File: flow/config.mk
export PLATFORM = sky130hd
export DESIGN_NAME = FpCustomAddSub
export DESIGN_NICKNAME = FpCustomAddSub
export VERILOG_FILES = /design/flow/design.v
export SDC_FILE = /design/flow/constraint.sdc
export NUM_CORES = 4
export LEC_CHECK = 0
export ABC_AREA = 0
export CAP_MARGIN = 20
export CELL_PAD_IN_SITES_DETAIL_PLACEMENT = 0
export CELL_PAD_IN_SITES_GLOBAL_PLACEMENT = 1
export CORE_MARGIN = 2
export CORE_UTILIZATION = 72
export CTS_CLUSTER_DIAMETER = 363
export CTS_CLUSTER_SIZE = 84
export MAX_ROUTING_LAYER = met5
export PLACE_DENSITY_LB_ADDON = 0.0
export SETUP_SLACK_MARGIN = -0.11
export SLEW_MARGIN = 0
export TNS_END_PERCENT = 85
File: flow/constraint.sdc
create_clock -name core_clock -period 1.1 [get_ports {Clk_i}]
set_input_delay 0.2200 -clock core_clock [delete_from_list [all_inputs] [get_ports {Clk_i}]]
set_output_delay 0.2200 -clock core_clock [all_outputs]
set_load 0.01 [all_outputs]
File: flow/design.v
module FpCustomAddSub 
# (
	parameter	ManWidth	=	16,
	parameter	ExpWidth	=	6
)
(Rst_i,Clk_i,A_i,B_i,AddSub_i,Nd_i,Result_o,ResultValid_o);	
	function integer Log2;
	input integer value;
		begin
			Log2 = 0;
			while (value > 1) begin
				value   = value >> 1;
				Log2    = Log2 + 1;
			end
		end
	endfunction
	localparam	InOutWidth	=	1+ExpWidth+ManWidth;
	localparam	ExtManWidth	=	ManWidth+1;
	localparam	Stages	=	Log2(InOutWidth);
	input	Rst_i;
	input	Clk_i;
	input	[InOutWidth-1:0]	A_i;
	input	[InOutWidth-1:0]	B_i;
	input	AddSub_i;
	input	Nd_i;
	output	[InOutWidth-1:0]	Result_o;
	output	ResultValid_o;
	wire	signB	=	B_i[InOutWidth-1]^AddSub_i;
	wire	[InOutWidth-2:0]	absA	=	A_i[InOutWidth-2:0];
	wire	[InOutWidth-2:0]	absB	=	B_i[InOutWidth-2:0];
	reg		[InOutWidth-1:0]	muxA;
	reg		[InOutWidth-1:0]	muxB;
	reg	impliedA;
	reg	impliedB;
	reg	[InOutWidth-1:0]	muxAReg;
	reg	[InOutWidth-1:0]	muxBReg;
	reg	[ExpWidth-1:0]		expDiff;
	reg	addSubOrepation;
	wire	[ManWidth:0]	manA	=	{impliedA,	muxAReg[ManWidth-1:0]};
	wire	[ManWidth:0]	manB	=	{impliedB,	muxBReg[ManWidth-1:0]};
	reg	[ManWidth:0]	manANorm;
	reg	[ManWidth:0]	manBNorm;
	reg	addSubOrepationReg;
	reg	[ExtManWidth:0]	manSum;
	wire	[Stages-1:0]	distance;
	wire	[ExtManWidth+1:0]	dataArray	[0:Stages];
	wire	[Stages+1:0]	distanceR	=	{2'b00,distanceR1};
	reg		[ExtManWidth-1:0]	manSumReg;
	wire	[ExtManWidth-1:0]	normCMan	=	manSumReg	<<	distanceR1[Stages-1:0];	 
	reg	[ManWidth-1:0]	manC;
	reg	[ExpWidth-1:0]	expAPipe	[0:4];
	reg	[ExpWidth-1:0]	expC;
	reg	[4:0]	signC;
	reg	[8:0]	valid;
	assign  dataArray [0]	=	manSum;		
	assign	Result_o	=	{signC[4],expC,manC};
	assign	ResultValid_o	=	valid[4];
	always	@(*)	begin
		if	(absA<absB)	begin
			muxA	<=	{signB,absB};
			muxB	<=	{A_i[InOutWidth-1],absA};
		end	else	begin
			muxA	<=	{A_i[InOutWidth-1],absA};
			muxB	<=	{signB,absB};
		end 
	end
	always	@(posedge	Clk_i)	begin
		if	(muxA	[InOutWidth-2 -:ExpWidth]	==	8'h00)	begin	 
			impliedA	<=	1'b0;	 
		end	else	begin
			impliedA	<=	1'b1;	 
		end
		if	(muxB	[InOutWidth-2 -:ExpWidth]	==	8'h00)	begin	 
			impliedB	<=	1'b0;
		end	else	begin
			impliedB	<=	1'b1;
		end
		muxAReg	<=	muxA;
		muxBReg	<=	muxB;
		expDiff	<=	muxA[InOutWidth-2 -:ExpWidth]	-	muxB[InOutWidth-2 -:ExpWidth];	 
		addSubOrepation	<=	muxA[InOutWidth-1]	^	muxB[InOutWidth-1];	 
	end
	always	@(posedge	Clk_i)	begin
		manANorm	<=	manA;
		manBNorm	<=	manB	>>	expDiff;	 
		addSubOrepationReg <= addSubOrepation;
	end
	always	@(posedge	Clk_i)	begin
		if	(Rst_i)	begin
			manSum	<=	{ExtManWidth{1'b0}};
		end	else	if	(!addSubOrepationReg)	begin
			manSum	<=	{1'b0,	manANorm}	+	{1'b0,	manBNorm};
		end	else	begin
			manSum	<=	{1'b0,	manANorm}	-	{1'b0,	manBNorm};
		end
	end
	genvar	i;
	generate	
		for (i=0; i<Stages; i=i+1)	begin: searchMSB
			wire [ExtManWidth+1:0] dataIn;	
			wire [ExtManWidth+1:0] shitedDataOut;
			wire [ExtManWidth+1:0] dataOut;
			assign  dataIn = dataArray[i];
			wire    shiftDesired = ~|(dataIn[ExtManWidth+1:ExtManWidth+1-(1 << (Stages-1-i))]);
			assign  distance[(Stages-1-i)] = shiftDesired;		
			assign  shitedDataOut = dataIn << (1 << (Stages-1-i));	
			assign  dataOut = shiftDesired ? shitedDataOut : dataIn;	
			assign  dataArray[i+1] = dataOut;
		end
		reg	[Stages-1:0]	distanceR1;
		always	@(posedge	Clk_i)	begin
			distanceR1	<=	distance;
		end
	endgenerate	
	always	@(posedge	Clk_i)	begin
		manSumReg	<=	manSum	[ExtManWidth-1 -:ExtManWidth];
	end
	always	@(posedge	Clk_i)	begin
		if	(Rst_i)	begin
			manC	<=	{ManWidth{1'b0}};
		end	else	begin
			manC	<=	normCMan	[ExtManWidth-1 -:ManWidth];	 
		end
	end
	always	@(posedge	Clk_i)	begin	
		expAPipe[0]	<=	muxA[InOutWidth-2 -:ExpWidth];	 
		expAPipe[1]	<=	expAPipe[0];
		expAPipe[2]	<=	expAPipe[1];
		expAPipe[3]	<=	expAPipe[2];
		expAPipe[4]	<=	expAPipe[3];
	end
	always	@(posedge	Clk_i)	begin
		if	(&distanceR1)	begin
			expC	<=	{ExpWidth{1'b0}};
		end	else	begin
			if	(expAPipe[3]	>=	distanceR)	begin
				expC	<=	expAPipe[3]-distanceR+1;			 
			end	else	begin
				expC	<=	{{ExpWidth+1{1'b0}},1'b1};
			end
		end	
	end
	always	@(posedge	Clk_i)	begin
		signC	<=	{signC[3:0],	muxA[InOutWidth-1]};
	end
	always	@(posedge	Clk_i)	begin
		valid	<=	{valid[7:0],Nd_i};
	end	
endmodule
File: flow/run.sh
#!/bin/bash
# the make line also repeats each setting of config.mk as NAME=value (left out here)
make -C /OpenROAD-flow-scripts/flow DESIGN_CONFIG=/design/flow/config.mk WORK_HOME=/design/flow/orfs CLKGATE_MAP_FILE= finish
==> qor.tcl, run 1 <==
set qor(stop_stage) {3_1_place_gp_skip_io}
set qor(synth_top_cell_by_area) {sky130_fd_sc_hd__dfxtp_1}
set qor(synth_cell_type_count) 65
set qor(top_cell_area_share_pct) 44.6
set qor(enable_flop_cells) 0
set qor(die_area_sq_mm) 0.0115
set qor(postSynth.asyncResetShare_pct) 0
set qor(synthesized_instance_count) 791
set qor(initial_utilization_pct) 74.3
set qor(status) {did not finish}
set qor(simple_gate_share_pct) 13.4
set qor(ff_type) {sky130_fd_sc_hd__dfxtp_1}
set qor(yosys_reported_design_area_after_synthesis_sq_mm) 0.00767
set qor(yosys_warnings) 2
set qor(row_count) 37
set qor(yosys-stat-cells) 791
set qor(die-height_microns) 107
set qor(flow.first_error) {[ERROR FLW-0024] Place density exceeds 1.0 (current PLACE_DENSITY_LB_ADDON =  0.0). Please check if the value of  PLACE_DENSITY_LB_ADDON is between 0 and 0.99.}
set qor(ys_seq_share_pct) 44.6
set qor(synthesis.area_sq_mm) 0.00767
set qor(dieWidth_microns) 107
set qor(synth-xor-area-share_pct) 4.00
set qor(synthMostInstantiatedCell) {sky130_fd_sc_hd__dfxtp_1}
set qor(core-area_sq_mm) 0.0103
set qor(yosys.area_share.adder_pct) 9.27
set qor(topCellsByArea) {sky130_fd_sc_hd__dfxtp_1, sky130_fd_sc_hd__ha_1, sky130_fd_sc_hd__mux2i_1, sky130_fd_sc_hd__nor2_1, sky130_fd_sc_hd__xnor2_1}
set qor(yosys_register_bits) 171
set qor(synth.net_count) 896
set qor(top_cells_by_count) {sky130_fd_sc_hd__dfxtp_1, sky130_fd_sc_hd__nor2_1, sky130_fd_sc_hd__ha_1, sky130_fd_sc_hd__inv_1, sky130_fd_sc_hd__a21oi_1}
set qor(logic_family) {AND-OR/OR-AND gates}
set qor(synthesized_area_divided_by_synthesized_cell_count_sq_um) 9.70
set qor(post_synth_ao_oa_area_fraction_pct) 14.2
set qor(muxShareOfSynthArea_pct) 10.3
==> inputs of run 2 (changes only) <==
- ABC_AREA: 0 -> 1
- CAP_MARGIN: 20 -> 0
- CELL_PAD_IN_SITES_DETAIL_PLACEMENT: 0 -> not set
- CELL_PAD_IN_SITES_GLOBAL_PLACEMENT: 1 -> not set
- CORE_UTILIZATION: 72 -> 68
- CTS_CLUSTER_DIAMETER: 363 -> 178
- CTS_CLUSTER_SIZE: 84 -> 14
- MAX_ROUTING_LAYER: met5 -> not set
- PLACE_DENSITY_LB_ADDON: 0.0 -> not set
- SETUP_SLACK_MARGIN: -0.11 -> not set
- SLEW_MARGIN: 0 -> 20
- TNS_END_PERCENT: 85 -> not set
- clock period: 1.1 -> 2.4 ns (I/O delays scaled with it)
==> run 2 against run 1 <==
The run fails in 5_1_grt. Synthesized cell count rose by 28%. Die area rose by 5.7%. Synthesized area barely moved.
==> qor.tcl, run 2 <==
set qor(synth_top_cell_by_area) {sky130_fd_sc_hd__dfxtp_1}
set qor(synth.net_count) 1119 ;# +25%
set qor(clockRootBuffer) {sky130_fd_sc_hd__clkbuf_16}
set qor(die_area_sq_mm) 0.0122 ;# +5.7%
set qor(hpwlAfterDp_microns) 14800
set qor(die-height_microns) 110 ;# +2.8%
set qor(ioPinCount) 74
set qor(tritoncts_num_sinks) 171
set qor(post_synth_ao_oa_area_fraction_pct) 14.0 ;# -0.20 points
set qor(synthesized_instance_count) 1014 ;# +28%
set qor(yosys_reported_design_area_after_synthesis_sq_mm) 0.00767 ;# about the same
set qor(cts.path.max_buffers) 2
set qor(io_buffer_count) 73
set qor(dieWidth_microns) 110 ;# +2.8%
set qor(synthMostInstantiatedCell) {sky130_fd_sc_hd__nand2_1}
set qor(row_count) 38 ;# +2.7%
set qor(core-area_sq_mm) 0.0109 ;# +5.9%
set qor(top_cells_by_count) {sky130_fd_sc_hd__nand2_1, sky130_fd_sc_hd__dfxtp_1, sky130_fd_sc_hd__inv_1}
set qor(postSynth.asyncResetShare_pct) 0 ;# unchanged
set qor(dp_slack_ns) -0.485
set qor(synthesized_area_divided_by_synthesized_cell_count_sq_um) 7.57 ;# -22%
set qor(flow.first_error) {[ERROR DPL-0038] Utilization greater than 100%, impossible to legalize}
set qor(yosys-stat-cells) 1014 ;# +28%
set qor(yosys_register_bits) 171 ;# unchanged
set qor(top_cell_area_share_pct) 44.6 ;# about the same
set qor(muxShareOfSynthArea_pct) 0.391 ;# -9.9 points
set qor(h_tree_levels) 4
set qor(ff_type) {sky130_fd_sc_hd__dfxtp_1}
set qor(synth_cell_type_count) 42 ;# -35%
set qor(ys_seq_share_pct) 44.6 ;# about the same
set qor(stop_stage) {5_1_grt}
set qor(routabilityCongestion) 0.929
set qor(enable_flop_cells) 0 ;# unchanged
set qor(yosys_warnings) 2 ;# unchanged
set qor(simple_gate_share_pct) 21.9 ;# +8.6 points
set qor(initial_utilization_pct) 70.2 ;# -4.1 points
set qor(cts_inserted_buffers) 17
set qor(synthesis.area_sq_mm) 0.00767 ;# about the same
set qor(status) {did not finish}
set qor(topCellsByArea) {sky130_fd_sc_hd__dfxtp_1, sky130_fd_sc_hd__nand2_1, sky130_fd_sc_hd__ha_1, sky130_fd_sc_hd__o21ai_0, sky130_fd_sc_hd__inv_1}
set qor(synth-xor-area-share_pct) 2.28 ;# -1.7 points
set qor(logic_family) {simple AND/OR/NAND/NOR gates}
set qor(post_dp_cell_area_sq_mm) 0.00940
set qor(yosys.area_share.adder_pct) 9.26 ;# about the same
## run 2: what timing repair did
| action | 4_1_cts |
|---|---|
| pin swaps | 36 |
| gates resized | 92 |
| setup endpoints to repair | 21 |
| hold buffers | 0 |
| cloned | 0 |
| setup buffers | 17 |
## run 2: through the flow
stage | std cells | hold WS (ns)
after detailed placement | 1310 | 0.312
after floorplan | 1014 | 0.310
after global placement | 1310 | 0.310
after CTS | 1357 | 0.325
==> inputs of run 3 (changes only) <==
- CAP_MARGIN: 0 -> 20
- CORE_ASPECT_RATIO: not set -> 1.4
- CORE_UTILIZATION: 68 -> 72
- CTS_CLUSTER_DIAMETER: 178 -> 367
- CTS_CLUSTER_SIZE: 14 -> 10
- PLACE_DENSITY: not set -> 0.42
- clock period: 2.4 -> 3.08 ns (I/O delays scaled with it)
==> run 3 against run 2 <==
Synthesized area is the same. Die area decreased by 5.3%. Synthesized cell count is the same. The layout now fails its checks (negative setup slack).
==> qor.tcl, run 3 <==
set qor(ff_type) {sky130_fd_sc_hd__dfxtp_1}
set qor(cts_tree) {done}
set qor(final_nets) 1206
set qor(final_hold_violations) 0
set qor(max-cap-violations) 0
set qor(post_synth_ao_oa_area_fraction_pct) 14.0 ;# unchanged
set qor(worst-slew-pin-transition_ns) 0.684
set qor(start_kind) {flip-flop}
set qor(synth.net_count) 1119 ;# unchanged
set qor(synthesis.area_sq_mm) 0.00767 ;# unchanged
set qor(count_of_antenna_violating_nets_left_after_detailed_routing) 0
set qor(wl_met2_microns) 11300
set qor(timing.critical_path.to_type) {flip-flop}
set qor(openroad.warnings) 33
set qor(ioPinCount) 74 ;# unchanged
set qor(synth-xor-area-share_pct) 2.28 ;# unchanged
set qor(vias) 7488
set qor(clk_pin_slew_ns) 0.07
set qor(cp.depth) 16
set qor(post_drt_wl_per_cell_microns) 17.2
set qor(switching_power_w) 0.00413
set qor(pwr_density_cell_mw_per_mm2) 1050
set qor(min_from) {manSum[2]}
set qor(enable_flop_cells) 0 ;# unchanged
set qor(yosys_reported_design_area_after_synthesis_sq_mm) 0.00767 ;# unchanged
set qor(yosys.area_share.adder_pct) 9.26 ;# unchanged
set qor(yosys-stat-cells) 1014 ;# unchanged
set qor(logic_area_sq_mm) 0.00378
set qor(worst_hold_path_type) {reg2reg}
set qor(reg2reg_from) {manBNorm[0]}
set qor(ys_seq_share_pct) 44.6 ;# unchanged
set qor(whs_endpoint) {manSumReg[2]}
set qor(overflow) 0
set qor(h_tree_levels) 4 ;# unchanged
set qor(dr.first_iter.drc_count) 747
set qor(routed-wl-met3_microns) 1490
set qor(postLayoutSetupSlackWorst_ns) -0.0189
set qor(final-setup-viol-count) 1
set qor(setup.worst_path.end) {manSum[17]}
set qor(worstSetupPathType) {reg2reg}
set qor(rsz_0062_raised_after_global_routing) {true}
set qor(via_per_inst) 5.98
set qor(power.combinational.total_w) 0.00445
set qor(p_comb_share_pct) 45.3
set qor(hold_buffers) 0 ;# unchanged
set qor(hold_path_cell_cnt) 0
set qor(logic_family) {simple AND/OR/NAND/NOR gates}
set qor(synthesized_area_divided_by_synthesized_cell_count_sq_um) 7.57 ;# unchanged
set qor(row_count) 44 ;# +16%
set qor(yosys_warnings) 2 ;# unchanged
set qor(finalClockSkew_ns) 0.00779
set qor(synth_top_cell_by_area) {sky130_fd_sc_hd__dfxtp_1}
set qor(drt-met1-wl_microns) 7130
set qor(cp_num_buf_inv) 2
set qor(final-instance-count-excl-fill) 1252
set qor(synthToLayoutAreaGrowth_pct) 22.1
set qor(worst_skew_pair.late_latency_ns) 0.43
set qor(crit_chain) {inv_2 > ha_2 > nand3_2 > nor3_2 > nand2_1 > inv_2 > nand3_2 > nand2_1 > xor2_1 > ha_1 > nand2_1 > nor2_1 > nand4_1 > o221ai_2 > o21ai_0 > a21oi_1}
set qor(core-area_sq_mm) 0.0104 ;# -4.9%
set qor(synthesized_instance_count) 1014 ;# unchanged
set qor(grt_max_degree) 35
set qor(die-height_microns) 126 ;# +14%
set qor(first_global_vias) 6803
set qor(reg2reg_to) {manSum[17]}
set qor(clockRootBuffer) {sky130_fd_sc_hd__clkbuf_16}
set qor(num_antenna_cells) 0
set qor(powerClk_w) 0.00225
set qor(route.top_layer_used) {met4}
set qor(tritoncts_num_sinks) 171 ;# unchanged
set qor(initial_utilization_pct) 73.7 ;# +3.6 points
set qor(worst_path_largest_cell_delay_ns) 0.39
set qor(drt_first_pass_iters) 9
set qor(maxSlewViolCount) 0
set qor(die_area_sq_mm) 0.0115 ;# -5.3%
set qor(cts.path.max_buffers) 2 ;# unchanged
set qor(so.violations) {negative setup slack}
set qor(critical_path.max_fanout) 5
set qor(setup.worst_path.start) {manBNorm[0]}
set qor(wirelength_routed_microns) 21600
set qor(total_power_w) 0.00983
set qor(dp_slack_ns) -0.0781 ;# +0.407 ns
set qor(top_cells_by_count) {sky130_fd_sc_hd__nand2_1, sky130_fd_sc_hd__dfxtp_1, sky130_fd_sc_hd__inv_1}
set qor(postSynth.asyncResetShare_pct) 0 ;# unchanged
set qor(routabilityCongestion) 0.915 ;# -1.5%
set qor(intPower_w) 0.00570
set qor(fin_crit_ns) 3.10
set qor(critPathTopFamily) {simple AND/OR/NAND/NOR gates}
set qor(irDropWorstVdd_uv) 577
set qor(synth_cell_type_count) 42 ;# unchanged
set qor(muxShareOfSynthArea_pct) 0.391 ;# unchanged
set qor(power_group_with_the_highest_consumption) {combinational logic}
set qor(top_cell_area_share_pct) 44.6 ;# unchanged
set qor(dieWidth_microns) 91.3 ;# -17%
set qor(track_usage_pct) 33.7
set qor(grt_pass1_wl_microns) 30700
set qor(pg_seq_w) 0.00313
set qor(simple_gate_share_pct) 21.9 ;# unchanged
set qor(switching_share_pct) 42.0
set qor(crit_path_top_delay_cell) {sky130_fd_sc_hd__ha_1}
set qor(reg2reg_depth) 16
set qor(seq_power_share_pct) 31.9
set qor(synthMostInstantiatedCell) {sky130_fd_sc_hd__nand2_1}
set qor(cp.arrival_ns) 3.45
set qor(antenna_violations_before_repair) 0
set qor(topCellsByArea) {sky130_fd_sc_hd__dfxtp_1, sky130_fd_sc_hd__nand2_1, sky130_fd_sc_hd__ha_1, sky130_fd_sc_hd__o21ai_0, sky130_fd_sc_hd__inv_1}
set qor(cts_inserted_buffers) 17 ;# unchanged
set qor(cp_data_required_time_ns) 3.44
set qor(slew-limit-headroom_pct) 53.8
set qor(status) {finished with violations}
set qor(path_common_cell) {sky130_fd_sc_hd__nand2_1}
set qor(seqCellArea_sq_mm) 0.00342
set qor(fillCellCount) 464
set qor(post-route-period-util_pct) 101
set qor(power_frac_clock_pct) 22.9
set qor(worst_hold_slack_ns) 0.327
set qor(io_buffer_count) 73 ;# unchanged
set qor(r2r_setup_slack_ns) -0.02
set qor(cellLeakagePower_nw) 4.43
set qor(fmaxAchievable_mhz) 323
set qor(remaining_drcs) 0
set qor(yosys_register_bits) 171 ;# unchanged
set qor(hpwlAfterDp_microns) 13300 ;# -10%
set qor(placed_cells_incl_taps) 1215 ;# -7.3%
run 3: routing by layer:
metal / global-route usage (%) / up-vias
li1: - / 3464
met1: 31.2 / 3341
met4: 20.1 / 0
met2: 67.0 / 520
met5: 0 / -
met3: 5.50 / 163
run 3: cell type report:
cell class	count	share of cell area [%]
multi-input combinational	693	40.3
sequential	171	36.5
timing repair buffer	97	9.85
inverter	121	4.85
clock buffer	19	4.73
clock inverter	13	1.90
tap	138	1.84
run 3: through the flow:
stage / utilization, % / TNS, ns / area (sq um)
after CTS: 88.7 / 0 / 9230
final: 90.1 / -0.0189 / 9370
after floorplan: - / 0 / 7670
after detailed placement: 82.7 / -0.188 / 8610
after global placement: 82.7 / 0 / 8610
after global routing: 90.1 / -0.648 / 9370
run 3: timing repair:
action / 4_1_cts / 5_1_grt
endpoints found under the setup margin: 0 / 4
buffers inserted: 0 / 5
gates resized: 0 / 28
==> inputs of run 4 (changes only) <==
- CORE_ASPECT_RATIO: 1.4 -> not set
- CORE_UTILIZATION: 72 -> 65
- CTS_CLUSTER_DIAMETER: 367 -> not set
- CTS_CLUSTER_SIZE: 10 -> 98
- PLACE_DENSITY: 0.42 -> not set
- clock period: 3.08 -> 3.32 ns (I/O delays scaled with it)
==> run 4 against run 3 <==
Now clean on timing, DRC and antenna. First-iteration DRC count down 30%. Synthesized cell count unchanged. Flip-flop count stayed put. Hold slack got worse by 0.0021 ns. Total power decreased by 17%. Wire length decreased by 27%. Synthesized area is the same. Critical endpoint unchanged.
==> qor.tcl, run 4 <==
set qor(yosys.area_share.adder_pct) 9.26 ;# unchanged
set qor(crit_path_top_delay_cell) {sky130_fd_sc_hd__nor3_1}
set qor(final-setup-viol-count) 0 ;# -1
set qor(yosys_reported_design_area_after_synthesis_sq_mm) 0.00767 ;# unchanged
set qor(first_global_vias) 6092 ;# -10%
set qor(h_tree_levels) 4 ;# unchanged
set qor(die_area_sq_mm) 0.0127 ;# +10%
set qor(ioPinCount) 74 ;# unchanged
set qor(switching_share_pct) 37.8 ;# -4.2 points
set qor(power_group_with_the_highest_consumption) {combinational logic}
set qor(fin_crit_ns) 3.04 ;# -0.0573 ns
set qor(clockRootBuffer) {sky130_fd_sc_hd__clkbuf_16}
set qor(cp.depth) 17 ;# +1
set qor(track_usage_pct) 26.3 ;# -7.4 points
set qor(worst_skew_pair.late_latency_ns) 0.42 ;# about the same
set qor(finalSetupTns_ns) 0 ;# +0.0189 ns
set qor(dp_slack_ns) 0.0981 ;# +0.176 ns
set qor(dieWidth_microns) 113 ;# +23%
set qor(ys_seq_share_pct) 44.6 ;# unchanged
set qor(post-route-period-util_pct) 91.6 ;# -9.0 points
set qor(worst_hold_slack_ns) 0.325 ;# -0.00208 ns
set qor(yosys_register_bits) 171 ;# unchanged
set qor(slew-limit-headroom_pct) 63.2 ;# +9.4 points
set qor(grt_max_degree) 35 ;# unchanged
set qor(top_cells_by_count) {sky130_fd_sc_hd__nand2_1, sky130_fd_sc_hd__dfxtp_1, sky130_fd_sc_hd__inv_1}
set qor(enable_flop_cells) 0 ;# unchanged
set qor(cts_tree) {done}
set qor(tritoncts_num_sinks) 171 ;# unchanged
set qor(fmaxAchievable_mhz) 329 ;# +1.9%
set qor(setup.worst_path.start) {manBNorm[0]}
set qor(overflow) 0 ;# unchanged
set qor(num_antenna_cells) 0 ;# unchanged
set qor(yosys_warnings) 2 ;# unchanged
set qor(synthMostInstantiatedCell) {sky130_fd_sc_hd__nand2_1}
set qor(intPower_w) 0.00508 ;# -11%
set qor(timing.critical_path.to_type) {flip-flop}
set qor(via_per_inst) 5.25 ;# -12%
set qor(count_of_antenna_violating_nets_left_after_detailed_routing) 0 ;# unchanged
set qor(p_comb_share_pct) 41.4 ;# -3.9 points
set qor(path_common_cell) {sky130_fd_sc_hd__inv_1}
set qor(crit_chain) {inv_1 > ha_1 > nand3_1 > nor3_1 > nand2_1 > inv_1 > nand3_1 > inv_1 > a41oi_1 > xor2_1 > ha_1 > inv_1 > nor3_1 > nand4_1 > o221ai_1 > o21ai_0 > a21oi_1}
set qor(wirelength_routed_microns) 15800 ;# -27%
set qor(remaining_drcs) 0 ;# unchanged
set qor(yosys-stat-cells) 1014 ;# unchanged
set qor(synthesized_instance_count) 1014 ;# unchanged
set qor(post_drt_wl_per_cell_microns) 12.7 ;# -26%
set qor(worst_path_largest_cell_delay_ns) 0.33 ;# -0.06 ns
set qor(simple_gate_share_pct) 21.9 ;# unchanged
set qor(antenna_violations_before_repair) 0 ;# unchanged
set qor(top_cell_area_share_pct) 44.6 ;# unchanged
set qor(rsz_0062_raised_after_global_routing) {false}
set qor(worst-slew-pin-transition_ns) 0.552 ;# -0.133 ns
set qor(grt_pass1_wl_microns) 26900 ;# -12%
set qor(power_frac_clock_pct) 23.8 ;# +0.9 points
set qor(logic_family) {simple AND/OR/NAND/NOR gates}
set qor(reg2reg_from) {manBNorm[0]}
set qor(hold_buffers) 0 ;# unchanged
set qor(cts_setup_buffers) 0 ;# unchanged
set qor(synth_cell_type_count) 42 ;# unchanged
set qor(drt_first_pass_iters) 5 ;# -4
set qor(openroad.warnings) 32 ;# -3.0%
set qor(min_from) {expAPipe[1][1]}
set qor(cellLeakagePower_nw) 4.34 ;# -2.1%
set qor(muxShareOfSynthArea_pct) 0.391 ;# unchanged
set qor(synth-xor-area-share_pct) 2.28 ;# unchanged
set qor(pg_seq_w) 0.00284 ;# -9.3%
set qor(vias) 6527 ;# -13%
set qor(synthesis.area_sq_mm) 0.00767 ;# unchanged
set qor(r2r_setup_slack_ns) 0.28 ;# +0.30 ns
set qor(max-cap-violations) 0 ;# unchanged
set qor(whs_endpoint) {expAPipe[2][1]}
set qor(worst_hold_path_type) {reg2reg}
set qor(die-height_microns) 113 ;# -11%
set qor(total_power_w) 0.00816 ;# -17%
set qor(worstSetupPathType) {reg2reg}
set qor(pwr_density_cell_mw_per_mm2) 894 ;# -15%
set qor(ff_type) {sky130_fd_sc_hd__dfxtp_1}
set qor(cp.arrival_ns) 3.38 ;# -0.07 ns
set qor(hpwlAfterDp_microns) 12100 ;# -9.3%
set qor(powerClk_w) 0.00194 ;# -14%
set qor(switching_power_w) 0.00308 ;# -25%
set qor(postSynth.asyncResetShare_pct) 0 ;# unchanged
set qor(initial_utilization_pct) 66.9 ;# -6.8 points
set qor(power.combinational.total_w) 0.00338 ;# -24%
set qor(irDropWorstVdd_uv) 684 ;# +18%
set qor(synth_top_cell_by_area) {sky130_fd_sc_hd__dfxtp_1}
set qor(cp_data_required_time_ns) 3.66 ;# +0.22 ns
set qor(post_synth_ao_oa_area_fraction_pct) 14.0 ;# unchanged
set qor(post-route-cell-area_sq_mm) 0.00913 ;# -2.6%
set qor(clk_pin_slew_ns) 0.06 ;# about the same
set qor(critical_path.max_fanout) 4 ;# -1
set qor(setup.worst_path.end) {manSum[17]}
set qor(final_hold_violations) 0 ;# unchanged
set qor(hold_path_cell_cnt) 0 ;# unchanged
set qor(dr.first_iter.drc_count) 525 ;# -30%
set qor(post_dp_cell_area_sq_mm) 0.00855 ;# -0.68%
set qor(seq_power_share_pct) 34.8 ;# +2.9 points
set qor(status) {no timing/DRC/antenna violations}
set qor(core-area_sq_mm) 0.0115 ;# +10%
set qor(postLayoutSetupSlackWorst_ns) 0.278 ;# +0.297 ns
set qor(finalClockSkew_ns) 0.00411 ;# -0.00368 ns
set qor(synthesized_area_divided_by_synthesized_cell_count_sq_um) 7.57 ;# unchanged
set qor(final_nets) 1194 ;# -1.0%
set qor(synthToLayoutAreaGrowth_pct) 19.0
set qor(cp_num_buf_inv) 4 ;# +2
set qor(start_kind) {flip-flop}
set qor(maxSlewViolCount) 0 ;# unchanged
set qor(critPathTopFamily) {simple AND/OR/NAND/NOR gates}
set qor(reg2reg_to) {manSum[17]}
set qor(synth.net_count) 1119 ;# unchanged
set qor(number_of_gates_resized_after_cts) 0 ;# unchanged
set qor(cts_inserted_buffers) 17 ;# unchanged
set qor(topCellsByArea) {sky130_fd_sc_hd__dfxtp_1, sky130_fd_sc_hd__nand2_1, sky130_fd_sc_hd__ha_1, sky130_fd_sc_hd__o21ai_0, sky130_fd_sc_hd__inv_1}
set qor(reg2reg_depth) 17 ;# +1
set qor(row_count) 39 ;# -11%
set qor(io_buffer_count) 73 ;# unchanged
set qor(cts.path.max_buffers) 2 ;# unchanged
set qor(routabilityCongestion) 0.919 ;# +0.46%
==> run 4: metrics by stage <==
step	utilization [%]	cells
after CTS	79.6	1244
after global routing	79.6	1244
after global placement	74.6	1213
final	79.6	1244
after floorplan	-	1014
after detailed placement	74.6	1213
==> run 4: metal layers <==
metal / part of all wire [%] / GRT usage [%]
met2: 49 / 45.7
met4: 2.8 / 10.8
met3: 4.5 / 6.48
met5: 0 / 0
met1: 43 / 31.2
==> run 4: layout make-up <==
type / instances / area [sq um]
Multi-Input combinational cell: 693 / 3670
Clock buffer: 21 / 440
Tap cell: 143 / 179
Timing Repair Buffer: 85 / 821
Inverter: 121 / 454
Fill cell: 822 / 2340
Sequential cell: 171 / 3420
Clock inverter: 10 / 140
==> inputs of run 5 (changes only) <==
- ABC_AREA: 1 -> not set
- CORE_UTILIZATION: 65 -> 68
- CTS_CLUSTER_SIZE: 98 -> not set
- clock period: 3.32 -> 3.22 ns (I/O delays scaled with it)
==> run 5 against run 4 <==
Now fails the layout checks on negative setup slack. Sequential share of layout area shrank 3.2 points. Register-to-register slack got worse by 0.49 ns. Hold slack gained 0.0023 ns. Count of clock-buffer cells in the layout down 3. Maximum frequency fell by 11%. Critical endpoint unchanged. Largest cell class unchanged.
==> qor.tcl, run 5 <==
set qor(status) {finished with violations}
set qor(so.violations) {negative setup slack}
set qor(post_drt_wl_per_cell_microns) 22.2 ;# +75%
set qor(core-area_sq_mm) 0.0109 ;# -4.6%
set qor(cts.path.max_buffers) 2 ;# unchanged
set qor(power.combinational.total_w) 0.00451 ;# +33%
set qor(yosys.area_share.adder_pct) 9.27 ;# about the same
set qor(yosys_register_bits) 171 ;# unchanged
set qor(wirelength_routed_microns) 23800 ;# +51%
set qor(post_synth_ao_oa_area_fraction_pct) 14.2 ;# +0.20 points
set qor(muxShareOfSynthArea_pct) 10.3 ;# +9.9 points
set qor(reg2reg_to) {manSum[17]}
set qor(synthesized_area_divided_by_synthesized_cell_count_sq_um) 9.70 ;# +28%
set qor(synth_top_cell_by_area) {sky130_fd_sc_hd__dfxtp_1}
set qor(synthesis.area_sq_mm) 0.00767 ;# about the same
set qor(timing.critical_path.to_type) {flip-flop}
set qor(postLayoutSetupSlackWorst_ns) -0.212 ;# -0.490 ns
set qor(crit_path_top_delay_cell) {sky130_fd_sc_hd__or4_4}
set qor(finalClockSkew_ns) 0.00905 ;# +0.00493 ns
set qor(synth_cell_type_count) 65 ;# +55%
set qor(post-route-cell-area_sq_mm) 0.00999 ;# +9.4%
set qor(top_cells_by_count) {sky130_fd_sc_hd__dfxtp_1, sky130_fd_sc_hd__nor2_1, sky130_fd_sc_hd__ha_1, sky130_fd_sc_hd__inv_1, sky130_fd_sc_hd__a21oi_1}
set qor(pwr_density_cell_mw_per_mm2) 962 ;# +7.7%
set qor(cp.arrival_ns) 3.80 ;# +0.42 ns
set qor(cp_data_required_time_ns) 3.59 ;# -0.07 ns
set qor(slew-limit-headroom_pct) 38.9 ;# -24 points
set qor(setup.worst_path.end) {manSum[17]}
set qor(worst_hold_path_type) {reg2reg}
set qor(first_global_vias) 6566 ;# +7.8%
set qor(fin_crit_ns) 3.43 ;# +0.390 ns
set qor(synthMostInstantiatedCell) {sky130_fd_sc_hd__dfxtp_1}
set qor(hold_buffers) 0 ;# unchanged
set qor(fmaxAchievable_mhz) 291 ;# -11%
set qor(cts_tree) {done}
set qor(power_frac_clock_pct) 21.8 ;# -2.0 points
set qor(count_of_antenna_violating_nets_left_after_detailed_routing) 0 ;# unchanged
set qor(reg2reg_from) {manBNorm[1]}
set qor(drt_first_pass_iters) 6 ;# +1
set qor(final_nets) 1030 ;# -14%
set qor(final_core_utilization_pct) 91.3 ;# +12 points
set qor(via_per_inst) 6.51 ;# +24%
set qor(pg_seq_w) 0.00301 ;# +6%
set qor(rsz_0062_raised_after_global_routing) {true}
set qor(clk_pin_slew_ns) 0.07 ;# about the same
set qor(critPathTopFamily) {AND-OR/OR-AND gates}
set qor(r2r_setup_slack_ns) -0.21 ;# -0.49 ns
set qor(fillCellCount) 424 ;# -48%
set qor(synth.net_count) 896 ;# -20%
set qor(clockRootBuffer) {sky130_fd_sc_hd__clkbuf_16}
set qor(power_group_with_the_highest_consumption) {combinational logic}
set qor(logic_family) {AND-OR/OR-AND gates}
set qor(max-cap-violations) 0 ;# unchanged
set qor(track_usage_pct) 34.6 ;# +8.2 points
set qor(cellLeakagePower_nw) 4.29 ;# -0.98%
set qor(topCellsByArea) {sky130_fd_sc_hd__dfxtp_1, sky130_fd_sc_hd__ha_1, sky130_fd_sc_hd__mux2i_1, sky130_fd_sc_hd__nor2_1, sky130_fd_sc_hd__xnor2_1}
set qor(final-setup-viol-count) 8 ;# +8
set qor(hpwlAfterDp_microns) 13100 ;# +8.2%
set qor(whs_endpoint) {expAPipe[1][5]}
set qor(overflow) 0 ;# unchanged
set qor(critical_path.max_fanout) 3 ;# -1
set qor(initial_utilization_pct) 70.1 ;# +3.2 points
set qor(logic_area_sq_mm) 0.00426 ;# +16%
set qor(crit_chain) {inv_2 > ha_4 > nand2b_4 > or4_4 > nor3_4 > a21oi_1 > xnor2_1 > ha_1 > a21o_1 > a21o_1 > a211oi_2 > a21oi_2 > o211a_1 > or3_1 > a21oi_1}
set qor(grt_max_degree) 48 ;# +37%
set qor(seqCellArea_sq_mm) 0.00343 ;# about the same
set qor(post-route-period-util_pct) 107 ;# +15 points
set qor(min_from) {expAPipe[0][5]}
set qor(h_tree_levels) 4 ;# unchanged
set qor(finalSetupTns_ns) -0.592 ;# -0.592 ns
set qor(powerClk_w) 0.00209 ;# +8%
set qor(ys_seq_share_pct) 44.6 ;# about the same
set qor(synthesized_instance_count) 791 ;# -22%
set qor(enable_flop_cells) 0 ;# unchanged
set qor(row_count) 38 ;# -2.6%
set qor(synthToLayoutAreaGrowth_pct) 30.2
set qor(vias) 7004 ;# +7.3%
set qor(cp.depth) 15 ;# -2
set qor(reg2reg_depth) 15 ;# -2
set qor(total_power_w) 0.00961 ;# +18%
set qor(maxSlewViolCount) 0 ;# unchanged
set qor(cp_num_buf_inv) 1 ;# -3
set qor(worst_path_largest_cell_delay_ns) 0.44 ;# +0.11 ns
set qor(switching_share_pct) 38.7 ;# +0.95 points
set qor(placed_cells_incl_taps) 1033 ;# -15%
set qor(die-height_microns) 110 ;# -2.2%
set qor(dr.first_iter.drc_count) 754 ;# +44%
set qor(hold_path_cell_cnt) 0 ;# unchanged
set qor(die_area_sq_mm) 0.0121 ;# -4.3%
set qor(cts_inserted_buffers) 17 ;# unchanged
set qor(seq_power_share_pct) 31.3 ;# -3.5 points
set qor(tritoncts_num_sinks) 171 ;# unchanged
set qor(worstSetupPathType) {reg2reg}
set qor(antenna_violations_before_repair) 0 ;# unchanged
set qor(final-instance-count-excl-fill) 1076 ;# -14%
set qor(ioPinCount) 74 ;# unchanged
set qor(routabilityCongestion) 0.897 ;# -2.4%
set qor(p_comb_share_pct) 46.9 ;# +5.5 points
set qor(openroad.warnings) 35 ;# +9.4%
set qor(synth-xor-area-share_pct) 4.00 ;# +1.7 points
set qor(simple_gate_share_pct) 13.4 ;# -8.6 points
set qor(num_antenna_cells) 0 ;# unchanged
set qor(postSynth.asyncResetShare_pct) 0 ;# unchanged
set qor(dieWidth_microns) 110 ;# -2.2%
set qor(yosys-stat-cells) 791 ;# -22%
set qor(yosys_reported_design_area_after_synthesis_sq_mm) 0.00767 ;# about the same
set qor(ff_type) {sky130_fd_sc_hd__dfxtp_1}
set qor(worst_skew_pair.late_latency_ns) 0.44 ;# +0.02 ns
set qor(intPower_w) 0.00589 ;# +16%
set qor(top_cell_area_share_pct) 44.6 ;# about the same
set qor(start_kind) {flip-flop}
set qor(post_dp_cell_area_sq_mm) 0.00893 ;# +4.4%
set qor(io_buffer_count) 73 ;# unchanged
set qor(irDropWorstVdd_uv) 715 ;# +4.6%
set qor(setup.worst_path.start) {manBNorm[1]}
set qor(yosys_warnings) 2 ;# unchanged
set qor(remaining_drcs) 0 ;# unchanged
set qor(final_hold_violations) 0 ;# unchanged
set qor(switching_power_w) 0.00372 ;# +21%
set qor(worst-slew-pin-transition_ns) 0.915 ;# +0.364 ns
set qor(grt_pass1_wl_microns) 31400 ;# +17%
[run 5: layout make-up]
type	count	share of cell area, %
clock inverters	12	1.55
flip-flops and latches	171	34.3
inverters	52	1.95
clock buffers	18	4.40
well taps	140	1.75
repair buffers	148	13.4
multi-input cells	535	42.6
[run 5: metrics by stage]
stage | setup WS [ns] | hold slack (ns)
3_5_place_dp | -0.508 | 0.312
4_1_cts | -0.0394 | 0.328
5_1_grt | -0.274 | 0.332
6_report | -0.212 | 0.327
3_3_place_gp | -0.388 | 0.310
2_1_floorplan | -0.0944 | 0.310
[run 5: per-layer routing]
| metal | track usage [%] | part of all wire (%) | wire length [microns] |
|---|---|---|---|
| met5 | 0 | 0 | 0 |
| met4 | 20.8 | 6.6 | 1570 |
| met3 | 8.70 | 7.3 | 1750 |
| met2 | 63.7 | 51 | 12200 |
| met1 | 34.8 | 35 | 8290 |
[run 5: what timing repair did]
item / in CTS / in global routing
pin swaps: 16 / 27
buffers inserted: 9 / 6
gates resized: 29 / 55
endpoints found under the setup margin: 5 / 28
==> inputs of run 6 (changes only) <==
- ABC_AREA: not set -> 1
- CAP_MARGIN: 20 -> 0
- CTS_CLUSTER_DIAMETER: not set -> 178
- SETUP_SLACK_MARGIN: not set -> -0.16
- clock period: 3.22 -> 2.35 ns (I/O delays scaled with it)
==> run 6 against run 5 <==
Synthesized area barely moved. The flow now stops in 5_1_grt. Die area barely moved. Synthesized cell count rose by 28%.
==> qor.tcl, run 6 <==
set qor(status) {did not finish}
set qor(stop_stage) {5_1_grt}
set qor(flow.first_error) {[ERROR DPL-0038] Utilization greater than 100%, impossible to legalize}
set qor(synthesized_instance_count) 1014 ;# +28%
set qor(top_cells_by_count) {sky130_fd_sc_hd__nand2_1, sky130_fd_sc_hd__dfxtp_1, sky130_fd_sc_hd__inv_1}
set qor(yosys.area_share.adder_pct) 9.26 ;# about the same
set qor(die_area_sq_mm) 0.0122 ;# about the same
set qor(top_cell_area_share_pct) 44.6 ;# about the same
set qor(ff_type) {sky130_fd_sc_hd__dfxtp_1}
set qor(row_count) 38 ;# unchanged
set qor(routabilityCongestion) 0.930 ;# +3.7%
set qor(core-area_sq_mm) 0.0109 ;# unchanged
set qor(synth-xor-area-share_pct) 2.28 ;# -1.7 points
set qor(io_buffer_count) 73 ;# unchanged
set qor(tritoncts_num_sinks) 171 ;# unchanged
set qor(synth_top_cell_by_area) {sky130_fd_sc_hd__dfxtp_1}
set qor(ys_seq_share_pct) 44.6 ;# about the same
set qor(post_dp_cell_area_sq_mm) 0.00935 ;# +4.7%
set qor(yosys_reported_design_area_after_synthesis_sq_mm) 0.00767 ;# about the same
set qor(die-height_microns) 110 ;# about the same
set qor(synthesized_area_divided_by_synthesized_cell_count_sq_um) 7.57 ;# -22%
set qor(logic_family) {simple AND/OR/NAND/NOR gates}
set qor(cts.path.max_buffers) 2 ;# unchanged
set qor(yosys_warnings) 2 ;# unchanged
set qor(synthesis.area_sq_mm) 0.00767 ;# about the same
set qor(topCellsByArea) {sky130_fd_sc_hd__dfxtp_1, sky130_fd_sc_hd__nand2_1, sky130_fd_sc_hd__ha_1, sky130_fd_sc_hd__o21ai_0, sky130_fd_sc_hd__inv_1}
set qor(yosys_register_bits) 171 ;# unchanged
set qor(synth.net_count) 1119 ;# +25%
set qor(hpwlAfterDp_microns) 14300 ;# +9.8%
set qor(dieWidth_microns) 110 ;# about the same
set qor(ioPinCount) 74 ;# unchanged
set qor(synthMostInstantiatedCell) {sky130_fd_sc_hd__nand2_1}
set qor(simple_gate_share_pct) 21.9 ;# +8.6 points
set qor(hold_buffers) 0 ;# unchanged
set qor(muxShareOfSynthArea_pct) 0.391 ;# -9.9 points
set qor(synth_cell_type_count) 42 ;# -35%
set qor(post_synth_ao_oa_area_fraction_pct) 14.0 ;# -0.20 points
set qor(enable_flop_cells) 0 ;# unchanged
set qor(postSynth.asyncResetShare_pct) 0 ;# unchanged
set qor(yosys-stat-cells) 1014 ;# +28%
set qor(initial_utilization_pct) 70.2 ;# about the same
set qor(placed_cells_incl_taps) 1315 ;# +27%
set qor(h_tree_levels) 4 ;# unchanged
set qor(cts_inserted_buffers) 17 ;# unchanged
set qor(clockRootBuffer) {sky130_fd_sc_hd__clkbuf_16}
==> run 6: what timing repair did <==
item | 4_1_cts
endpoints found under the setup margin | 14
pin swaps | 27
resized | 62
buffers inserted | 12
==> run 6: through the flow <==
step                setup WS [ns]  total power (W)
floorplan                  -0.158          0.00742
global placement           -0.442          0.00940
detailed placement         -0.625          0.00969
CTS                        -0.428           0.0138
==> inputs of run 7 (changes only) <==
- CAP_MARGIN: 0 -> 40
- CELL_PAD_IN_SITES_DETAIL_PLACEMENT: not set -> 1
- CELL_PAD_IN_SITES_GLOBAL_PLACEMENT: not set -> 2
- CORE_MARGIN: 2 -> 4
- CORE_UTILIZATION: 68 -> 15
- CTS_CLUSTER_DIAMETER: 178 -> 92
- CTS_CLUSTER_SIZE: not set -> 84
- GPL_ROUTABILITY_DRIVEN: not set -> 1
- MAX_ROUTING_LAYER: not set -> met4
- MIN_ROUTING_LAYER: not set -> met1
- PLACE_DENSITY_LB_ADDON: not set -> 0.03
- SETUP_SLACK_MARGIN: -0.16 -> 0.62
- SLEW_MARGIN: 20 -> 0
- TNS_END_PERCENT: not set -> 65
- clock period: 2.35 -> 2.65 ns (I/O delays scaled with it)
==> run 7 against run 6 <==
The layout now fails its checks (negative setup slack). Die area increased to 4.5 times the previous value. Synthesized area unchanged. Synthesized cell count unchanged.
==> qor.tcl, run 7 <==
set qor(status) {finished with violations}
set qor(so.violations) {negative setup slack}
set qor(switching_power_w) 0.00542
set qor(worst_skew_pair.late_latency_ns) 0.45
set qor(via_per_inst) 3.70
set qor(rsz_0062_raised_after_global_routing) {true}
set qor(cellLeakagePower_nw) 5.47
set qor(max-cap-violations) 0
set qor(synth_cell_type_count) 42 ;# unchanged
set qor(clk_pin_slew_ns) 0.07
set qor(dieWidth_microns) 234 ;# +110%
set qor(cp_data_required_time_ns) 3.02
set qor(yosys.area_share.adder_pct) 9.26 ;# unchanged
set qor(synth_top_cell_by_area) {sky130_fd_sc_hd__dfxtp_1}
set qor(cp_num_buf_inv) 6
set qor(crit_chain) {inv_4 > ha_4 > nand3_4 > nor3_4 > nand2_2 > inv_2 > nand3_2 > inv_2 > a41oi_1 > xor2_1 > ha_1 > inv_2 > nor3_4 > buf_4 > a21oi_1 > o221ai_2 > buf_4 > a21oi_2}
set qor(grt_max_degree) 33
set qor(intPower_w) 0.00798
set qor(first_global_vias) 7910
set qor(yosys_reported_design_area_after_synthesis_sq_mm) 0.00767 ;# unchanged
set qor(crit_path_top_delay_cell) {sky130_fd_sc_hd__dfxtp_2}
set qor(worstSetupPathType) {reg2reg}
set qor(die_area_sq_mm) 0.0548 ;# +350%
set qor(postLayoutSetupSlackWorst_ns) -0.0492
set qor(count_of_antenna_violating_nets_left_after_detailed_routing) 0
set qor(synth.net_count) 1119 ;# unchanged
set qor(routabilityCongestion) 0.687 ;# -26%
set qor(post-route-period-util_pct) 102
set qor(openroad.warnings) 33
set qor(pg_seq_w) 0.00362
set qor(switching_share_pct) 40.4
set qor(critical_path.max_fanout) 3
set qor(yosys_warnings) 2 ;# unchanged
set qor(reg2reg_from) {manBNorm[1]}
set qor(die-height_microns) 234 ;# +110%
set qor(cts.path.max_buffers) 2 ;# unchanged
set qor(num_antenna_cells) 0
set qor(irDropWorstVdd_uv) 531
set qor(overflow) 0
set qor(fmaxAchievable_mhz) 370
set qor(hpwlAfterDp_microns) 21900 ;# +53%
set qor(clockRootBuffer) {sky130_fd_sc_hd__clkbuf_16}
set qor(hold_path_cell_cnt) 0
set qor(enable_flop_cells) 0 ;# unchanged
set qor(slew-limit-headroom_pct) 55.3
set qor(seq_power_share_pct) 27.0
set qor(cts_inserted_buffers) 17 ;# unchanged
set qor(setup.worst_path.end) {manSum[17]}
set qor(wirelength_routed_microns) 27000
set qor(reg2reg_depth) 18
set qor(antenna_violations_before_repair) 2
set qor(yosys-stat-cells) 1014 ;# unchanged
set qor(post_drt_wl_per_cell_microns) 13.9
set qor(worst_hold_path_type) {reg2reg}
set qor(core-area_sq_mm) 0.0504 ;# +360%
set qor(finalClockSkew_ns) 0.0115
set qor(cp.depth) 18
set qor(synthesized_instance_count) 1014 ;# unchanged
set qor(power.combinational.total_w) 0.00726
set qor(power_group_with_the_highest_consumption) {combinational logic}
set qor(track_usage_pct) 10.6
set qor(worst_path_largest_cell_delay_ns) 0.33
set qor(maxSlewViolCount) 0
set qor(initial_utilization_pct) 15.2 ;# -55 points
set qor(pwr_density_cell_mw_per_mm2) 1100
set qor(top_cells_by_count) {sky130_fd_sc_hd__nand2_1, sky130_fd_sc_hd__dfxtp_1, sky130_fd_sc_hd__inv_1}
set qor(power_frac_clock_pct) 18.8
set qor(dr.first_iter.drc_count) 162
set qor(synthesis.area_sq_mm) 0.00767 ;# unchanged
set qor(critPathTopFamily) {buffers and inverters}
set qor(cp.arrival_ns) 3.07
set qor(whs_endpoint) {expAPipe[1][5]}
set qor(yosys_register_bits) 171 ;# unchanged
set qor(post_synth_ao_oa_area_fraction_pct) 14.0 ;# unchanged
set qor(h_tree_levels) 4 ;# unchanged
set qor(tritoncts_num_sinks) 171 ;# unchanged
set qor(synthesized_area_divided_by_synthesized_cell_count_sq_um) 7.57 ;# unchanged
set qor(remaining_drcs) 0
set qor(synth-xor-area-share_pct) 2.28 ;# unchanged
set qor(synthMostInstantiatedCell) {sky130_fd_sc_hd__nand2_1}
set qor(final_nets) 1370
set qor(ys_seq_share_pct) 44.6 ;# unchanged
set qor(muxShareOfSynthArea_pct) 0.391 ;# unchanged
set qor(topCellsByArea) {sky130_fd_sc_hd__dfxtp_1, sky130_fd_sc_hd__nand2_1, sky130_fd_sc_hd__ha_1, sky130_fd_sc_hd__o21ai_0, sky130_fd_sc_hd__inv_1}
set qor(reg2reg_to) {manSum[17]}
set qor(hold_buffers) 0 ;# unchanged
set qor(r2r_setup_slack_ns) -0.05
set qor(drt_first_pass_iters) 4
set qor(row_count) 82 ;# +120%
set qor(simple_gate_share_pct) 21.9 ;# unchanged
set qor(vias) 7202
set qor(total_power_w) 0.0134
set qor(cts_tree) {done}
set qor(postSynth.asyncResetShare_pct) 0 ;# unchanged
set qor(final_core_utilization_pct) 24.3
set qor(powerClk_w) 0.00252
set qor(final-setup-viol-count) 1
set qor(io_buffer_count) 73 ;# unchanged
set qor(grt_pass1_wl_microns) 43200
set qor(ioPinCount) 74 ;# unchanged
set qor(start_kind) {flip-flop}
set qor(worst-slew-pin-transition_ns) 0.664
set qor(path_common_cell) {sky130_fd_sc_hd__inv_2}
set qor(logic_family) {simple AND/OR/NAND/NOR gates}
set qor(fin_crit_ns) 2.70
set qor(p_comb_share_pct) 54.2
set qor(timing.critical_path.to_type) {flip-flop}
set qor(setup.worst_path.start) {manBNorm[1]}
set qor(ff_type) {sky130_fd_sc_hd__dfxtp_1}
set qor(synthToLayoutAreaGrowth_pct) 59.4
set qor(min_from) {expAPipe[0][5]}
set qor(top_cell_area_share_pct) 44.6 ;# unchanged
set qor(final_hold_violations) 0
[run 7: layout make-up]
type,count,area [sq um]
repair buffers,261,2120
clock inverters,14,153
multi-input cells,693,4770
well taps,672,841
inverters,121,493
clock buffers,17,425
fillers,5914,38100
flip-flops and latches,171,3430
[run 7: stage by stage]
| step | worst slack [ns] | hold WS [ns] | setup TNS (ns) | instances | area (sq um) |
|---|---|---|---|---|---|
| final | -0.0492 | 0.329 | -0.0492 | 1949 | 12200 |
| after detailed placement | -0.439 | 0.313 | -10.87 | 1855 | 10400 |
| after global routing | -0.277 | 0.337 | -0.955 | 1949 | 12200 |
| after global placement | -0.421 | 0.310 | -9.90 | 1855 | 10400 |
| after floorplan | 0.293 | 0.310 | 0 | 1014 | 8000 |
| after CTS | -0.157 | 0.330 | -0.269 | 1923 | 11700 |
[run 7: metal layers]
| layer | wire length [microns] | track usage, % |
|---|---|---|
| met1 | 12200 | 12.6 |
| met2 | 13900 | 18.3 |
| met3 | 454 | 1.55 |
| met4 | 431 | 3.51 |
| met5 | 0 | - |
[run 7: timing repair]
action / 4_1_cts / 5_1_grt
pin swaps: 93 / 106
buffers inserted: 36 / 26
resized: 239 / 186
endpoints found under the setup margin: 61 / 46
gates cloned: 1 / 0
==> inputs of run 8 (changes only) <==
- CAP_MARGIN: 40 -> 20
- CELL_PAD_IN_SITES_DETAIL_PLACEMENT: 1 -> not set
- CELL_PAD_IN_SITES_GLOBAL_PLACEMENT: 2 -> not set
- CORE_MARGIN: 4 -> 2
- CORE_UTILIZATION: 15 -> 65
- CTS_CLUSTER_DIAMETER: 92 -> 380
- CTS_CLUSTER_SIZE: 84 -> not set
- GPL_ROUTABILITY_DRIVEN: 1 -> not set
- MAX_ROUTING_LAYER: met4 -> not set
- MIN_ROUTING_LAYER: met1 -> not set
- PLACE_DENSITY: not set -> 0.41
- PLACE_DENSITY_LB_ADDON: 0.03 -> not set
- SETUP_SLACK_MARGIN: 0.62 -> not set
- SLEW_MARGIN: 0 -> 20
- TNS_END_PERCENT: 65 -> not set
- clock period: 2.65 -> 2.2 ns (I/O delays scaled with it)
==> run 8 against run 7 <==
The run now fails in 5_1_grt. Synthesized area unchanged. Die area down 77%. Synthesized cell count unchanged.
==> qor.tcl, run 8 <==
set qor(ff_type) {sky130_fd_sc_hd__dfxtp_1}
set qor(top_cell_area_share_pct) 44.6 ;# unchanged
set qor(ioPinCount) 74 ;# unchanged
set qor(enable_flop_cells) 0 ;# unchanged
set qor(logic_family) {simple AND/OR/NAND/NOR gates}
set qor(status) {did not finish}
set qor(synth_top_cell_by_area) {sky130_fd_sc_hd__dfxtp_1}
set qor(synth_cell_type_count) 42 ;# unchanged
set qor(flow.first_error) {[ERROR DPL-0038] Utilization greater than 100%, impossible to legalize}
set qor(placed_cells_incl_taps) 1325 ;# -29%
set qor(cts.path.max_buffers) 2 ;# unchanged
set qor(ys_seq_share_pct) 44.6 ;# unchanged
set qor(dieWidth_microns) 113 ;# -52%
set qor(stop_stage) {5_1_grt}
set qor(synthesized_instance_count) 1014 ;# unchanged
set qor(synth.net_count) 1119 ;# unchanged
set qor(post_synth_ao_oa_area_fraction_pct) 14.0 ;# unchanged
set qor(yosys-stat-cells) 1014 ;# unchanged
set qor(synthesis.area_sq_mm) 0.00767 ;# unchanged
set qor(yosys.area_share.adder_pct) 9.26 ;# unchanged
set qor(clockRootBuffer) {sky130_fd_sc_hd__clkbuf_16}
set qor(cts_inserted_buffers) 17 ;# unchanged
set qor(io_buffer_count) 73 ;# unchanged
set qor(initial_utilization_pct) 66.9 ;# +52 points
set qor(muxShareOfSynthArea_pct) 0.391 ;# unchanged
set qor(row_count) 39 ;# -52%
set qor(simple_gate_share_pct) 21.9 ;# unchanged
set qor(yosys_warnings) 2 ;# unchanged
set qor(core-area_sq_mm) 0.0115 ;# -77%
set qor(synthMostInstantiatedCell) {sky130_fd_sc_hd__nand2_1}
set qor(synthesized_area_divided_by_synthesized_cell_count_sq_um) 7.57 ;# unchanged
set qor(tritoncts_num_sinks) 171 ;# unchanged
set qor(die-height_microns) 113 ;# -52%
set qor(hold_buffers) 0 ;# unchanged
set qor(postSynth.asyncResetShare_pct) 0 ;# unchanged
set qor(yosys_reported_design_area_after_synthesis_sq_mm) 0.00767 ;# unchanged
set qor(yosys_register_bits) 171 ;# unchanged
set qor(top_cells_by_count) {sky130_fd_sc_hd__nand2_1, sky130_fd_sc_hd__dfxtp_1, sky130_fd_sc_hd__inv_1}
set qor(synth-xor-area-share_pct) 2.28 ;# unchanged
set qor(die_area_sq_mm) 0.0127 ;# -77%
set qor(h_tree_levels) 4 ;# unchanged
set qor(topCellsByArea) {sky130_fd_sc_hd__dfxtp_1, sky130_fd_sc_hd__nand2_1, sky130_fd_sc_hd__ha_1, sky130_fd_sc_hd__o21ai_0, sky130_fd_sc_hd__inv_1}
set qor(routabilityCongestion) 0.915 ;# +33%
set qor(hpwlAfterDp_microns) 14200 ;# -35%
-- run 8: what timing repair did --
action	4_1_cts
gates resized	151
setup endpoints to repair	32
buffers inserted	62
gates cloned	1
pin swaps	70
-- run 8: through the flow --
step                      setup slack, ns  area (sq um)
after CTS                          -0.515         11100
after detailed placement           -0.713          9680
after global placement             -0.554          9680
after floorplan                    -0.181          7950
==> inputs of run 9 (changes only) <==
- ABC_AREA: 1 -> 0
- CAP_MARGIN: 20 -> 35
- CELL_PAD_IN_SITES_GLOBAL_PLACEMENT: not set -> 1
- CORE_MARGIN: 2 -> 4
- CORE_UTILIZATION: 65 -> 40
- CTS_CLUSTER_DIAMETER: 380 -> 119
- CTS_CLUSTER_SIZE: not set -> 78
- GPL_TIMING_DRIVEN: not set -> 0
- MIN_ROUTING_LAYER: not set -> met2
- PLACE_DENSITY: 0.41 -> not set
- PLACE_DENSITY_LB_ADDON: not set -> 0.12
- SETUP_SLACK_MARGIN: not set -> 0.43
- TNS_END_PERCENT: not set -> 75
- clock period: 2.2 -> 6.9 ns (I/O delays scaled with it)
==> run 9 against run 8 <==
The run now finishes clean. Synthesized area about the same. Synthesized cell count down 22%. Die area up 69%.
==> qor.tcl, run 9 <==
set qor(final_nets) 989
set qor(pg_seq_w) 0.00137
set qor(crit_path_top_delay_cell) {sky130_fd_sc_hd__clkdlybuf4s50_1}
set qor(synthesis.area_sq_mm) 0.00767 ;# about the same
set qor(row_count) 50 ;# +28%
set qor(enable_flop_cells) 0 ;# unchanged
set qor(routabilityCongestion) 0.931 ;# +1.8%
set qor(cts_inserted_buffers) 17 ;# unchanged
set qor(finalClockSkew_ns) 0.0108
set qor(first_global_vias) 9045
set qor(crit_chain) {clkdlybuf4s50_1 > inv_1 > ha_1 > and2_1 > a221o_1 > a221oi_2 > o21ai_2 > nor2_4 > buf_2 > buf_2 > and3_1 > nor2_1 > ha_1 > o21ai_1 > mux2i_1 > a2111oi_2}
set qor(grt-busiest-layer) {met2}
set qor(worst_path_largest_cell_delay_ns) 0.55
set qor(synth-xor-area-share_pct) 4.00 ;# +1.7 points
set qor(globalRouteMet3Util_pct) 32.2
set qor(slew-limit-headroom_pct) 39.9
set qor(worst-slew-pin-transition_ns) 0.900
set qor(die_area_sq_mm) 0.0215 ;# +69%
set qor(synthesized_area_divided_by_synthesized_cell_count_sq_um) 9.70 ;# +28%
set qor(hpwlAfterDp_microns) 14300 ;# +0.51%
set qor(muxShareOfSynthArea_pct) 10.3 ;# +9.9 points
set qor(setup.worst_path.start) {B_i[17]}
set qor(count_of_antenna_violating_nets_left_after_detailed_routing) 0
set qor(dr.first_iter.drc_count) 1248
set qor(postSynth.asyncResetShare_pct) 0 ;# unchanged
set qor(number_of_gates_resized_after_cts) 0 ;# -100%
set qor(clockRootBuffer) {sky130_fd_sc_hd__clkbuf_16}
set qor(post_drt_wl_per_cell_microns) 16.4
set qor(openroad.warnings) 30
set qor(irDropWorstVdd_uv) 192
set qor(grtUsageMet1_pct) 0
set qor(cts_tree) {done}
set qor(pwr_density_cell_mw_per_mm2) 434
set qor(remaining_drcs) 0
set qor(yosys_warnings) 2 ;# unchanged
set qor(simple_gate_share_pct) 13.4 ;# -8.6 points
set qor(cp.depth) 16
set qor(num_antenna_cells) 0
set qor(finalSetupTns_ns) 0
set qor(hold_path_cell_cnt) 0
set qor(cp_num_buf_inv) 4
set qor(synthToLayoutAreaGrowth_pct) 21.3
set qor(post_synth_ao_oa_area_fraction_pct) 14.2 ;# +0.20 points
set qor(clk_pin_slew_ns) 0.07
set qor(cp.arrival_ns) 5.42
set qor(critPathTopFamily) {buffers and inverters}
set qor(power.combinational.total_w) 0.00174
set qor(cts_setup_buffers) 0 ;# -100%
set qor(cellLeakagePower_nw) 3.89
set qor(top_cells_by_count) {sky130_fd_sc_hd__dfxtp_1, sky130_fd_sc_hd__nor2_1, sky130_fd_sc_hd__ha_1, sky130_fd_sc_hd__inv_1, sky130_fd_sc_hd__a21oi_1}
set qor(cp_data_required_time_ns) 7.23
set qor(dieWidth_microns) 146 ;# +30%
set qor(synthMostInstantiatedCell) {sky130_fd_sc_hd__dfxtp_1}
set qor(h_tree_levels) 4 ;# unchanged
set qor(worst_skew_pair.late_latency_ns) 0.43
set qor(fmaxAchievable_mhz) 197
set qor(yosys-stat-cells) 791 ;# -22%
set qor(switching_share_pct) 38.1
set qor(tritoncts_num_sinks) 171 ;# unchanged
set qor(fillCellCount) 1777
set qor(drt_first_pass_iters) 9
set qor(ff_type) {sky130_fd_sc_hd__dfxtp_1}
set qor(status) {no timing/DRC/antenna violations}
set qor(rsz_0062_raised_after_global_routing) {false}
set qor(ys_seq_share_pct) 44.6 ;# about the same
set qor(logic_family) {AND-OR/OR-AND gates}
set qor(worstSetupPathType) {in2reg}
set qor(total_power_w) 0.00404
set qor(intPower_w) 0.00250
set qor(initial_utilization_pct) 40.9 ;# -26 points
set qor(synth_top_cell_by_area) {sky130_fd_sc_hd__dfxtp_1}
set qor(power_group_with_the_highest_consumption) {combinational logic}
set qor(switching_power_w) 0.00154
set qor(final_hold_violations) 0
set qor(vias) 8220
set qor(track_usage_pct) 26.1
set qor(fin_crit_ns) 5.09
set qor(yosys_reported_design_area_after_synthesis_sq_mm) 0.00767 ;# about the same
set qor(maxSlewViolCount) 0
set qor(grt_pass1_wl_microns) 29700
set qor(final-setup-viol-count) 0
set qor(synth.net_count) 896 ;# -20%
set qor(max-cap-violations) 0
set qor(whs_endpoint) {expAPipe[1][1]}
set qor(yosys_register_bits) 171 ;# unchanged
set qor(synthesized_instance_count) 791 ;# -22%
set qor(reg2reg_depth) 13
set qor(reg2reg_to) {manSum[16]}
set qor(antenna_violations_before_repair) 0
set qor(grt_max_degree) 20
set qor(hold_buffers) 0 ;# unchanged
set qor(timing.critical_path.to_type) {flip-flop}
set qor(yosys.area_share.adder_pct) 9.27 ;# about the same
set qor(min_from) {expAPipe[0][1]}
set qor(post-route-period-util_pct) 73.7
set qor(power_frac_clock_pct) 22.9
set qor(io_buffer_count) 73 ;# unchanged
set qor(overflow) 0
set qor(topCellsByArea) {sky130_fd_sc_hd__dfxtp_1, sky130_fd_sc_hd__ha_1, sky130_fd_sc_hd__mux2i_1, sky130_fd_sc_hd__nor2_1, sky130_fd_sc_hd__xnor2_1}
set qor(worst_hold_path_type) {reg2reg}
set qor(seq_power_share_pct) 34.1
set qor(synth_cell_type_count) 65 ;# +55%
set qor(core-area_sq_mm) 0.0188 ;# +64%
set qor(setup.worst_path.end) {expDiff[4]}
set qor(grt.met2_usage_pct) 33.2
set qor(p_comb_share_pct) 43.0
set qor(top_cell_area_share_pct) 44.6 ;# about the same
set qor(critical_path.max_fanout) 10
set qor(powerClk_w) 0.000926
set qor(via_per_inst) 7.27
set qor(die-height_microns) 146 ;# +30%
set qor(reg2reg_from) {addSubOrepationReg}
set qor(start_kind) {input pin}
set qor(ioPinCount) 74 ;# unchanged
set qor(r2r_setup_slack_ns) 2.85
set qor(wirelength_routed_microns) 18600
set qor(cts.path.max_buffers) 2 ;# unchanged
==> run 9: per-layer routing <==
metal	wire length, microns	vias to the layer above	part of all wire [%]
met3	6720	170	36
met5	0	-	0
met2	10400	2142	56
met1	0	2960	0
met4	1390	0	7.5
li1	-	2948	-
==> run 9: final cells by class <==
class	count	area, sq um	area share (%)
Multi-Input combinational cell	535	3920	42.2
Sequential cell	171	3420	36.8
Timing Repair Buffer	74	743	7.99
Clock buffer	17	425	4.57
Tap cell	234	293	3.15
Inverter	52	195	2.10
Clock inverter	15	170	1.83
Buffer	33	131	1.41
==> run 9: per-stage QoR <==
| stage | util [%] | std cells | cell area [sq um] | setup slack (ns) | hold WS (ns) |
|---|---|---|---|---|---|
| detailed placement | 46.3 | 1098 | 8690 | 1.36 | 0.312 |
| finish | 49.6 | 1131 | 9300 | 1.81 | 0.322 |
| CTS | 49.5 | 1130 | 9290 | 1.83 | 0.324 |
| floorplan | - | 791 | 7670 | 2.62 | 0.310 |
| global placement | 46.3 | 1098 | 8690 | 1.33 | 0.310 |
| global route | 49.6 | 1131 | 9300 | 1.58 | 0.327 |
Power and IR drop assume default switching activity.
